Design dlf_core, start of the top module:
module dlf_core (
   input             clk,
   input             rstn,
   input             dlf_en,
   input  [4:0]      tdc_dout,
   input  [17:0]     dlf_a2,
   input  [17:0]     dlf_a3,
   input  [17:0]     dlf_b1,
   input  [17:0]     dlf_b2,
   input  [14:0]     dlf_sdm_nc_in,
   output [15:0]     dlf_out,
   output            dlf_valid
   );
   wire signed [5:0]  dec_in;
   wire signed [20:0] dec_out;
   wire signed [15:0] dec_out_slc;
   wire signed [15:0] dlf_sdm_nc_in_ext;
   wire signed [15:0] dlf_in;
   wire signed [15:0] lf_out;
   wire               dec_ce;
   reg  [15:0]        dlf_out_r;
   reg                dlf_valid_r;
   assign dec_in = tdc_dout - 6'sd16;
   assign dlf_sdm_nc_in_ext = {1'b0,dlf_sdm_nc_in};
   assign dec_out_slc = dec_out[20:5];
   assign dlf_in = dec_out_slc - dlf_sdm_nc_in_ext;
   decimator decimator_1(
			 .clk(clk),
			 .enable(dlf_en),
			 .rstn(rstn),
			 .filter_in(dec_in),
			 .filter_out(dec_out),
			 .ce_out(dec_ce)
			 );
   loop_filter loop_filter_1(
			     .clk(clk),
			     .rstn(rstn),
			     .enable(dec_ce),
			     .filter_in(dlf_in),
			     .ceout(),
			     .filter_out(lf_out),
			     .a2(dlf_a2),
			     .a3(dlf_a3),
			     .b1(dlf_b1),
			     .b2(dlf_b2)
			     );
   always @(posedge clk or negedge rstn) begin
      if (rstn == 1'b0) begin
	 dlf_out_r <= 16'd0;
	 dlf_valid_r <= 1'b0;
      end
      else begin
	 dlf_valid_r <= dec_ce;
	 if (dec_ce)
	   dlf_out_r <= lf_out;
      end
   end
  ...
Settings: LEC_CHECK=0, CAP_MARGIN=0, CORE_MARGIN=2, CORE_UTILIZATION=71, CTS_CLUSTER_SIZE=36, HOLD_SLACK_MARGIN=-0.05, SETUP_SLACK_MARGIN=4.05, SLEW_MARGIN=20; clock period 13.7 ns.
run.sh (not shown) runs the stock make flow with config.mk's settings and CLKGATE_MAP_FILE=.
The starting point reached the layout checks and failed them: setup timing.
Change:
- CAP_MARGIN: 0 -> 20
- CORE_UTILIZATION: 71 -> 40
- CTS_CLUSTER_SIZE: 36 -> default
- HOLD_SLACK_MARGIN: -0.05 -> default
- SETUP_SLACK_MARGIN: 4.05 -> -1.83
- clock period: 13.7 -> 24.1 ns (I/O delays scaled with it)
Result:
- With this change the flow ran to the end with no violations
- synthesized cell count stays the same
- cell area decreases by 8.9%
- routed wire length is lower by 5.3%
- die area came out higher by 76%
- non-clock buffer count decreases by 759
- via count went down by 10%
- hold slack improves by 0.013 ns
- critical path depth is lower by 7
Change:
- CORE_UTILIZATION: 40 -> 52
- SETUP_SLACK_MARGIN: -1.83 -> default
- clock period: 24.1 -> 21.5 ns (I/O delays scaled with it)
Register-to-register slack degrades by 0.33 ns.
Setup slack improves by 0.19 ns.
Change:
- CORE_UTILIZATION: 52 -> 57
- clock period: 21.5 -> 24.1 ns (I/O delays scaled with it)
Result: The new run completed with no timing, DRC or antenna violations. Die area goes down by 8.7%. Clock-buffer cell count goes down by 7. Clock skew shrinks by 0.015 ns. Area after synthesis stays the same. Worst setup slack gets better by 0.43 ns. Via count drops by 2.6%. Cell count came out lower by 4.8%. Wire length drops by 1.1%. Global-route usage climbs by 2.0 points.

* * *

Starting RTL as in the previous note.
Settings: LEC_CHECK=0, ABC_AREA=0, CAP_MARGIN=20, CELL_PAD_IN_SITES_GLOBAL_PLACEMENT=0, CORE_ASPECT_RATIO=0.71, CORE_MARGIN=2, CORE_UTILIZATION=71, CTS_CLUSTER_DIAMETER=143, GPL_ROUTABILITY_DRIVEN=1, MAX_ROUTING_LAYER=met4, MIN_ROUTING_LAYER=met1, SETUP_SLACK_MARGIN=3.87, SLEW_MARGIN=20; clock period 13.4 ns.
The baseline completed, yet does not pass: setup timing.
Rerun with:
ABC_AREA = default   (was 0)
CELL_PAD_IN_SITES_GLOBAL_PLACEMENT = default   (was 0)
CORE_ASPECT_RATIO = default   (was 0.71)
CORE_UTILIZATION = 11   (was 71)
CTS_CLUSTER_DIAMETER = default   (was 143)
GPL_ROUTABILITY_DRIVEN = default   (was 1)
MAX_ROUTING_LAYER = default   (was met4)
MIN_ROUTING_LAYER = default   (was met1)
SETUP_SLACK_MARGIN = default   (was 3.87)
clock period = 37.5 ns   (was 13.4 ns; I/O delays follow)
The changed run completed without violations.
Critical path depth is lower by 10.
Wire length is higher by 1.1%.
Non-clock buffer count is lower by 820.
Utilization is lower by 72 points.
Global-route usage is lower by 34 points.
Setup slack gets better by 15 ns.
Count of clock-buffer cells in the layout is higher by 7.
Rerun with:
CORE_UTILIZATION = 40   (was 11)
clock period = 24.1 ns   (was 37.5 ns; I/O delays follow)
=>
- routed wire length went down by 9.3%
- critical path depth went up by 2
- sequential share of layout area went up by 0.88 points
- cell area went down by 8.9%
- utilization went up by 30 points
- hold slack is better by 0.019 ns
- register-to-register slack is worse by 11 ns
- first-iteration DRC count went up by 9.1%
Rerun with:
ABC_AREA = 1   (was default)
CORE_UTILIZATION = 63   (was 40)
clock period = 37.5 ns   (was 24.1 ns; I/O delays follow)
The changed run completed without violations.
Register-to-register slack gets better by 13 ns.
Utilization rose by 24 points.
Global-route usage increases by 14 points.
Critical path depth goes up by 6.
Synthesized area came out lower by 0.76%.
Setup slack improves by 11 ns.
Design area fell by 2.8%.
Clock-buffer cell count climbs by 1.
Die area shrinks by 37%.
Rerun with:
ABC_AREA = default   (was 1)
CORE_UTILIZATION = 40   (was 63)
clock period = 25.0 ns   (was 37.5 ns; I/O delays follow)
Effect:
- The changed run completed without violations
- global-route usage shrinks by 14 points
- via count shrinks by 6.9%
- worst setup slack got worse by 10 ns
- critical path depth shrinks by 7
- non-clock buffer count grows by 13
Rerun with:
clock period = 27.5 ns   (was 25.0 ns; I/O delays follow)
=> The changed run finished clean. Worst setup slack is better by 1.2 ns. Wire length is lower slightly. Sequential share of layout area barely changes. Critical path depth rises by 1. Cell area stays flat. Global-route usage stays flat. Via count drops slightly. Die size is unchanged.
